==> flow/design.v (excerpt) <==
module Remoto(clk,rst,entrada,comando,su,sd,suB,sdB,saida_1,saida1_1,saida2_1,soma_result_1,sinal_A,sinal_B);
For scale: roughly 150 flip-flops, roughly 71 I/O pins.
==> flow/config.mk <==
export PLATFORM = sky130hd
export DESIGN_NAME = Remoto
export DESIGN_NICKNAME = Remoto
export VERILOG_FILES = /design/flow/design.v
export SDC_FILE = /design/flow/constraint.sdc
export NUM_CORES = 4
export LEC_CHECK = 0
export ABC_AREA = 1
export CAP_MARGIN = 20
export CORE_MARGIN = 2
export CORE_UTILIZATION = 56
export CTS_CLUSTER_DIAMETER = 381
export CTS_CLUSTER_SIZE = 99
export PLACE_DENSITY = 0.46
export SETUP_SLACK_MARGIN = 3.95
export SLEW_MARGIN = 20
export TNS_END_PERCENT = 15
==> flow/constraint.sdc <==
create_clock -name core_clock -period 14.0 [get_ports {clk}]
set_input_delay 2.8000 -clock core_clock [delete_from_list [all_inputs] [get_ports {clk}]]
set_output_delay 2.8000 -clock core_clock [all_outputs]
set_load 0.01 [all_outputs]
run.sh (not shown) runs the stock make flow with config.mk's settings and CLKGATE_MAP_FILE=.
The starting point passed the timing, DRC and antenna checks.
Rerun with:
Settings changed: CELL_PAD_IN_SITES_DETAIL_PLACEMENT set to 2, CORE_UTILIZATION 56 to 40, CTS_CLUSTER_DIAMETER 381 to not set, CTS_CLUSTER_SIZE 99 to not set, PLACE_DENSITY 0.46 to not set, SETUP_SLACK_MARGIN 3.95 to not set, TNS_END_PERCENT 15 to not set.
What happened:
- The new run completed without violations
- sequential share of layout area goes down by 0.24 points
- clock power goes up by roughly a tenth
- critical path depth goes down by 3
- total power goes up by a few percent
- count of clock-buffer cells in the layout goes down by 1
- core utilization goes down by 18 points
- cell area goes up slightly
Rerun with:
Settings changed: ABC_AREA 1 to not set, CELL_PAD_IN_SITES_DETAIL_PLACEMENT 2 to not set, CORE_UTILIZATION 40 to 71.
Clock period 14.0 ns to 11.0 ns, I/O delays scaled along.
Cell area came out lower by a few percent.
Total power climbs by about a fifth.
Register-to-register slack loses 0.74 ns.
Wire length goes down by well over a third.
Rerun with:
Settings changed: CORE_UTILIZATION 71 to 64.
Clock period 11.0 ns to 6.02 ns, I/O delays scaled along.
With this change the flow produced a layout that fails on setup timing.
Final area went up by about a fifth.
Routed wire length increases by a quarter to a third.
First-iteration DRC count went up by about a fifth.
Core utilization rose by 5.3 points.
Worst hold slack hardly moves.
Count of clock-buffer cells in the layout drops by 1.
Register-to-register slack degrades by 5.0 ns.
Worst setup slack gets worse by 1.2 ns.
Clock power rises by well over a third.
Global-route usage increases by 0.92 points.
Sequential power came out higher by well over a third.
Rerun with:
Settings changed: ABC_AREA set to 1, CORE_UTILIZATION 64 to 70, CTS_CLUSTER_SIZE set to 39.
Clock period 6.02 ns to 6.18 ns, I/O delays scaled along.
The new run reached the layout checks and failed them: setup timing. Design area falls by a few percent. Hold slack improves by 0.018 ns. Synthesized cell count rises by about a fifth. Final cell count rises by roughly a tenth. Utilization rises by 4.0 points. First-iteration DRC count rises by well over a third. Worst setup slack degrades by 0.98 ns. Wire length rises by a quarter to a third. Synthesized area rises slightly.

## v37
Remoto again, from the RTL that the note above started with.
// Remoto
module Remoto(clk,rst,entrada,comando,su,sd,suB,sdB,saida_1,saida1_1,saida2_1,soma_result_1,sinal_A,sinal_B);
==> flow/config.mk <==
export PLATFORM = sky130hd
export DESIGN_NAME = Remoto
export DESIGN_NICKNAME = Remoto
export VERILOG_FILES = /design/flow/design.v
export SDC_FILE = /design/flow/constraint.sdc
export NUM_CORES = 4
export LEC_CHECK = 0
export ABC_AREA = 1
export CAP_MARGIN = 20
export CORE_ASPECT_RATIO = 0.5
export CORE_MARGIN = 2
export CORE_UTILIZATION = 56
export CTS_CLUSTER_DIAMETER = 205
export CTS_CLUSTER_SIZE = 99
export PLACE_DENSITY = 0.46
export SETUP_SLACK_MARGIN = -0.41
export SLEW_MARGIN = 20
export TNS_END_PERCENT = 15
==> flow/constraint.sdc <==
create_clock -name core_clock -period 14.0 [get_ports {clk}]
set_input_delay 2.8000 -clock core_clock [delete_from_list [all_inputs] [get_ports {clk}]]
set_output_delay 2.8000 -clock core_clock [all_outputs]
set_load 0.01 [all_outputs]
What v3 does differently from v37 at the input level:
- clearing TNS_END_PERCENT, which used to be 15
- clearing CTS_CLUSTER_SIZE, which used to be 99
- clearing ABC_AREA, which used to be 1
- clearing SETUP_SLACK_MARGIN, which used to be -0.41
- swapping 56 for 59 in CORE_UTILIZATION
- clearing CTS_CLUSTER_DIAMETER, which used to be 205
- clearing CORE_ASPECT_RATIO, which used to be 0.5
- clearing PLACE_DENSITY, which used to be 0.46
- swapping 14.0 for 6.18 in the clock period (ns, I/O delays scaled along)
Results
[flow] v3 | stages: complete | final checks: fail | reason: setup timing
Area of the mapped netlist delta for v3 relative to v37: 1.9% lower
Looking at chip area estimate from yosys synthesis, v3 sits about 2% below v37.
Comparing setup TNS for v3 and v37, the smaller number came from v3.
On total half-perimeter wirelength after legalization and detailed placement, v3 does worse than v37.
Between v37 and v3, the flow reports row count increasing by more than a quarter.
The lower sequential power came out of v37.
Changes observed in v3 relative to v37: first-pass GRT wire length now larger; routed wire length saw an increase.
v3 vs v37 on parity-gate share of the synthesized area counting xor and xnor cells: v3 is the higher one.
Sum of routed wire segments on met1 of v3 falls short of that of v37 by a few percent.
--- input diff v3..v40 ---
- a change of CORE_UTILIZATION from 59 to 70
- an added CTS_CLUSTER_SIZE of 34
- an added CTS_CLUSTER_DIAMETER of 216
- a change of the clock period (ns, I/O delays scaled along) from 6.18 to 6.02
Results
What the final checks of v40 revealed, after a flow that finished every stage, was a layout that fails on setup timing.
Looking at via count of the first global-routing pass, v40 sits 1598 above v3.
v40 ends up with a first-iteration DRC count that is 2022 higher than in v3.
v40 vs v3 on total met3 wirelength after detailed routing: v40 is the higher one.
In the reports for v40 and v3, the larger cell area after layout belongs to v40.
Compared v40 against v3; final cell count within noise.
v3 → v40: aggregate negative setup slack fell by 28590 ps; met2 layer wire length in the routed design +41%; placed standard-cell area climbed 0.30%.
Input-level comparison between v59 and v40:
- setting PLACE_DENSITY to 0.39 for the first time
- removing CTS_CLUSTER_SIZE (formerly 34)
- removing CTS_CLUSTER_DIAMETER (formerly 216)
- changing CORE_UTILIZATION from 70 to 72
- changing the clock period (ns, I/O delays scaled along) from 6.02 to 11.7
### Flow results
Changes observed in v59 relative to v40: total power down about 50%; combined buffer and inverter count along the critical path down 4; clock slew at the register clock pins of the worst setup and hold paths down 20 ps.
Reported for v40 and v59, area fraction in and, or, nand and nor cells after synthesis turned out identical to the last digit.
What v59 reported for wire length has to be multiplied by 1.7 to get the figure for v40.
Buffer count excluding the clock tree in the final layout, v59 vs v40: down by more than half
v59 reached the end of the flow, and the finished layout is clean on the timing, DRC and antenna checks.
Number of diodes added for antenna fixing in v59 is 2 lower than in v40
The area of the core in v59 sits 250 µm² below the value recorded for v40.
Input changes introduced in v55 (baseline for comparison: v59):
- PLACE_DENSITY removed (was 0.39)
- MAX_ROUTING_LAYER newly set to met4
- the clock period (ns, I/O delays scaled along) changed from 11.7 to 6.47
Findings:
- Diff v59 -> v55: register-to-register slack went down by 5790 ps; total wire length went up by about 35%.
- In v55 the implementation ran to completion but is not tape-out ready, as the final checks report setup timing.
- Compared with v59, v55 shows a lower post-place setup slack.
- On post-route fraction of the period consumed by the critical path, the higher figure sits with v55, not v59.
- Power: v55 worse than v59
- Launching element of the worst setup path: soma_result_1[4] -> v59, vetorA[6] -> v55
Modified inputs, v7 compared to v55
- putting PLACE_DENSITY_LB_ADDON at 0.0 where nothing was set
- putting SETUP_SLACK_MARGIN at 1.86 where nothing was set
- putting CTS_CLUSTER_SIZE at 62 where nothing was set
--- outcome ---
Area after synthesis delta (v7 -> v55): insignificant. Stage in which a tool error killed v7: global routing (5_1_grt). Half-perimeter wire length of the detailed placement result ended up 4.6% higher on v7 than on v55. Looking at number of cells in the design after placement, v7 sits 27 lower than v55 does. Summary of v7 over v55: arithmetic-cell share of the synthesized area counting full adders, half adders and majority gates held, total of hold buffers inserted after clock tree synthesis closely matched the old numbers. I/O pin count essentially unchanged between v55 and v7.

## P
Remoto again, from the RTL that the note above started with.
Settings: LEC_CHECK=0, ABC_AREA=1, CAP_MARGIN=15, CORE_MARGIN=2, CORE_UTILIZATION=72, CTS_CLUSTER_DIAMETER=346, CTS_CLUSTER_SIZE=59, GPL_ROUTABILITY_DRIVEN=0, HOLD_SLACK_MARGIN=-0.08, MAX_ROUTING_LAYER=met4, PLACE_DENSITY_LB_ADDON=0.2, SETUP_SLACK_MARGIN=0.94, SLEW_MARGIN=20; clock period 6.81 ns.
For P, the flow was terminated by a tool error in global routing (5_1_grt) and produced no final design.
Changes in Q relative to P:
# P
export LEC_CHECK = 0
export ABC_AREA = 1
export CAP_MARGIN = 15
export CORE_MARGIN = 2
export CORE_UTILIZATION = 72
export CTS_CLUSTER_DIAMETER = 346
export CTS_CLUSTER_SIZE = 59
export GPL_ROUTABILITY_DRIVEN = 0
export HOLD_SLACK_MARGIN = -0.08
export MAX_ROUTING_LAYER = met4
export PLACE_DENSITY_LB_ADDON = 0.2
export SETUP_SLACK_MARGIN = 0.94
export SLEW_MARGIN = 20
create_clock -name core_clock -period 6.81 [get_ports {clk}]
# Q
export LEC_CHECK = 0
export ABC_AREA = 1
export CAP_MARGIN = 15
export CORE_MARGIN = 3
export CORE_UTILIZATION = 71
export CTS_CLUSTER_DIAMETER = 346
export CTS_CLUSTER_SIZE = 59
export GPL_ROUTABILITY_DRIVEN = 0
export PLACE_DENSITY_LB_ADDON = 0.04
export SETUP_SLACK_MARGIN = -0.92
export SLEW_MARGIN = 20
create_clock -name core_clock -period 11.8 [get_ports {clk}]
Results
- The final layout from Q, which completed every stage, passed the timing, DRC and antenna checks at the end of the flow.
- From Q to P, chip area from the yosys synthesis statistics did not move at all.
- P has higher area of placed instances than Q.
- Going from P to Q, the chip height was found to have gone up by 3.0 um.
- Initial cell density of the core (lower): Q
- Q gives more worst-case setup slack after placement than P did.
- Q -> P: cell count listed in synth_stat.txt delta 0, exact match
- Measured against each other, P and Q differ in cell count after placement, the lower figure coming from P.
- Diff P -> Q: post-cts sizing count decreased 344; share of synthesized area occupied by flip-flops and latches essentially unchanged; area enclosed by the die boundary went up.
[inputs] R vs Q
# Q
export LEC_CHECK = 0
export ABC_AREA = 1
export CAP_MARGIN = 15
export CORE_MARGIN = 3
export CORE_UTILIZATION = 71
export CTS_CLUSTER_DIAMETER = 346
export CTS_CLUSTER_SIZE = 59
export GPL_ROUTABILITY_DRIVEN = 0
export PLACE_DENSITY_LB_ADDON = 0.04
export SETUP_SLACK_MARGIN = -0.92
export SLEW_MARGIN = 20
create_clock -name core_clock -period 11.8 [get_ports {clk}]
# R
export LEC_CHECK = 0
export ABC_AREA = 0
export CAP_MARGIN = 15
export CORE_MARGIN = 3
export CORE_UTILIZATION = 71
export CTS_CLUSTER_DIAMETER = 346
export CTS_CLUSTER_SIZE = 100
export GPL_ROUTABILITY_DRIVEN = 0
export PLACE_DENSITY_LB_ADDON = 0.04
export SETUP_SLACK_MARGIN = -0.92
export SLEW_MARGIN = 20
create_clock -name core_clock -period 11.8 [get_ports {clk}]
## What came out
Chip area estimate from yosys synthesis went down slightly going from Q to R. R vs. Q: inverter count of the layout excluding clock inverters saw a decrease, netlist area before placement saw a decrease, share of the final layout cell area in sequential cells saw an increase, data-path buffer share of cell area in the final layout saw an increase, setup slack saw a decrease. On global-route usage, R and Q are basically level. In the flow results for R and Q, the arrival time at the worst endpoint is larger on R. Run comparison: R last element of the critical path saida1_1[5]; Q last element of the critical path saida1_1[2]. Row count shrinks by a few percent when moving from Q to R.
The inputs of S differ from those of R as listed below.
# R
export LEC_CHECK = 0
export ABC_AREA = 0
export CAP_MARGIN = 15
export CORE_MARGIN = 3
export CORE_UTILIZATION = 71
export CTS_CLUSTER_DIAMETER = 346
export CTS_CLUSTER_SIZE = 100
export GPL_ROUTABILITY_DRIVEN = 0
export PLACE_DENSITY_LB_ADDON = 0.04
export SETUP_SLACK_MARGIN = -0.92
export SLEW_MARGIN = 20
create_clock -name core_clock -period 11.8 [get_ports {clk}]
# S
export LEC_CHECK = 0
export ABC_AREA = 1
export CAP_MARGIN = 15
export CORE_MARGIN = 2
export CORE_UTILIZATION = 71
export CTS_CLUSTER_DIAMETER = 346
export CTS_CLUSTER_SIZE = 59
export GPL_ROUTABILITY_DRIVEN = 0
export MAX_ROUTING_LAYER = met4
export PLACE_DENSITY_LB_ADDON = 0.01
export SETUP_SLACK_MARGIN = 0.18
export SLEW_MARGIN = 20
create_clock -name core_clock -period 6.01 [get_ports {clk}]
Results
Y dimension of the die, R and S: larger value in R. Sort R and S by share of synthesized cell area in full adder, half adder and majority cells desc -> top: R. S has net count entering floorplan above what R had. In S, area after detailed placement is higher than in R. S vs. R: share of the core filled by cells before placement fell 0.78 points; register bit count reported by yosys about even. The log for S ends in global routing (5_1_grt) with error GRT-0232, so the run never completed.
diff inputs: S => T
# S
export LEC_CHECK = 0
export ABC_AREA = 1
export CAP_MARGIN = 15
export CORE_MARGIN = 2
export CORE_UTILIZATION = 71
export CTS_CLUSTER_DIAMETER = 346
export CTS_CLUSTER_SIZE = 59
export GPL_ROUTABILITY_DRIVEN = 0
export MAX_ROUTING_LAYER = met4
export PLACE_DENSITY_LB_ADDON = 0.01
export SETUP_SLACK_MARGIN = 0.18
export SLEW_MARGIN = 20
create_clock -name core_clock -period 6.01 [get_ports {clk}]
# T
export LEC_CHECK = 0
export ABC_AREA = 1
export CAP_MARGIN = 20
export CORE_MARGIN = 2
export CORE_UTILIZATION = 70
export SLEW_MARGIN = 20
create_clock -name core_clock -period 7.17 [get_ports {clk}]
--- outcome ---
T completed every stage of the flow, and the final layout passed the timing, DRC and antenna checks. T against S: top-level port count now sits at about the same level; number of setup buffers added after CTS now sits lower. On cell count in the Yosys report, S tracks T almost exactly. Compared with S, in T post-cts hold buffer count did not really move, starting utilization of the core area went down, die extent in y went up, width of the die went up, placement row count went up. The placed wire-length estimate number comes out lower for T vs S. Cmp T vs S: cell area reported after detailed placement lower in T.

job 1396:
Starting RTL as in the previous note.
Design Remoto, start of the top module:
module Remoto(clk,rst,entrada,comando,su,sd,suB,sdB,saida_1,saida1_1,saida2_1,soma_result_1,sinal_A,sinal_B);
export LEC_CHECK = 0
export ABC_AREA = 1
export CAP_MARGIN = 20
export CORE_MARGIN = 2
export CORE_UTILIZATION = 72
export MAX_ROUTING_LAYER = met4
export PLACE_DENSITY_LB_ADDON = 0.08
export SETUP_SLACK_MARGIN = 1.92
export SLEW_MARGIN = 20
create_clock -name core_clock -period 6.47 [get_ports {clk}]
Flow for job 1396 halted at global routing, error code GRT-0232.
Setup changes, job 1396 to job 2408
==> flow/config.mk <==
export PLATFORM = sky130hd
export DESIGN_NAME = Remoto
export DESIGN_NICKNAME = Remoto
export VERILOG_FILES = /design/flow/design.v
export SDC_FILE = /design/flow/constraint.sdc
export NUM_CORES = 4
export LEC_CHECK = 0
export CAP_MARGIN = 20
export CORE_MARGIN = 2
export CORE_UTILIZATION = 40
export SLEW_MARGIN = 20
==> flow/constraint.sdc <==
create_clock -name core_clock -period 11.0 [get_ports {clk}]
set_input_delay 2.2000 -clock core_clock [delete_from_list [all_inputs] [get_ports {clk}]]
set_output_delay 2.2000 -clock core_clock [all_outputs]
set_load 0.01 [all_outputs]
Across job 1396 and job 2408, a clean result was obtained everywhere but in job 1396.
Job 1396: it failed with a tool error in global routing, so there are no final results.
Diff job 2408 and job 1396: yosys stat chip area higher in job 1396
Job 2408 vs. job 1396: die outline height went up by 46 um.
What job 2408 reported for die size has to be multiplied by 0.57 to get the figure for job 1396.
The floorplan core density of job 2408 is lower than that of job 1396.
Synthesized cell area shrinks slightly when moving from job 1396 to job 2408.
What job 2289 does differently from job 2408 at the input level:
diff --git a/flow/config.mk b/flow/config.mk
--- a/flow/config.mk
+++ b/flow/config.mk
@@ -9,3 +9,4 @@
 export CORE_MARGIN = 2
-export CORE_UTILIZATION = 40
+export CORE_UTILIZATION = 70
+export CTS_CLUSTER_SIZE = 47
 export SLEW_MARGIN = 20
==> flow/constraint.sdc <==
create_clock -name core_clock -period 6.02 [get_ports {clk}]
set_input_delay 1.2040 -clock core_clock [delete_from_list [all_inputs] [get_ports {clk}]]
set_output_delay 1.2040 -clock core_clock [all_outputs]
set_load 0.01 [all_outputs]
Results
- Job 2289: all stages done; final checks FAILED (negative setup slack).
- Job 2289 vs job 2408: sum of net half-perimeters after detailed placement up by more than 10%
- For job 2289, the top metal layer carrying routed signals was met5, unlike job 2408, where it was met4.
- Delta (job 2289 minus job 2408): power climbed about 100%; met3 usage in global routing climbed 4.0 points; relative max-transition margin dropped 23 points.
- Between job 2289 and job 2408, the worst hold slack figures differ only marginally.
Here is what was changed in the inputs of job 5207 compared with job 2289.
diff --git a/flow/config.mk b/flow/config.mk
--- a/flow/config.mk
+++ b/flow/config.mk
@@ -7,2 +7,3 @@
 export LEC_CHECK = 0
+export ABC_AREA = 1
 export CAP_MARGIN = 20
@@ -10,3 +11,5 @@
 export CORE_UTILIZATION = 70
-export CTS_CLUSTER_SIZE = 47
+export CTS_CLUSTER_SIZE = 74
+export PLACE_DENSITY_LB_ADDON = 0.0
+export SETUP_SLACK_MARGIN = 1.91
 export SLEW_MARGIN = 20
==> flow/constraint.sdc <==
create_clock -name core_clock -period 7.17 [get_ports {clk}]
set_input_delay 1.4340 -clock core_clock [delete_from_list [all_inputs] [get_ports {clk}]]
set_output_delay 1.4340 -clock core_clock [all_outputs]
set_load 0.01 [all_outputs]
==> comparison <==
Among job 2289 and job 5207, the run that stopped before the end is job 5207, and it is the only one.
Although job 2289 finished all stages, its layout failed final checks on negative setup slack.
Between job 2289 and job 5207, the flow reports instance count of the mapped netlist increasing by more than 10%.
Relative to job 2289, job 5207 degrades synthesized area.
Between job 2289 and job 5207, the flow reports total half-perimeter wirelength after legalization and detailed placement decreasing by a few percent.
Power is estimated from default activity; no workload was simulated.
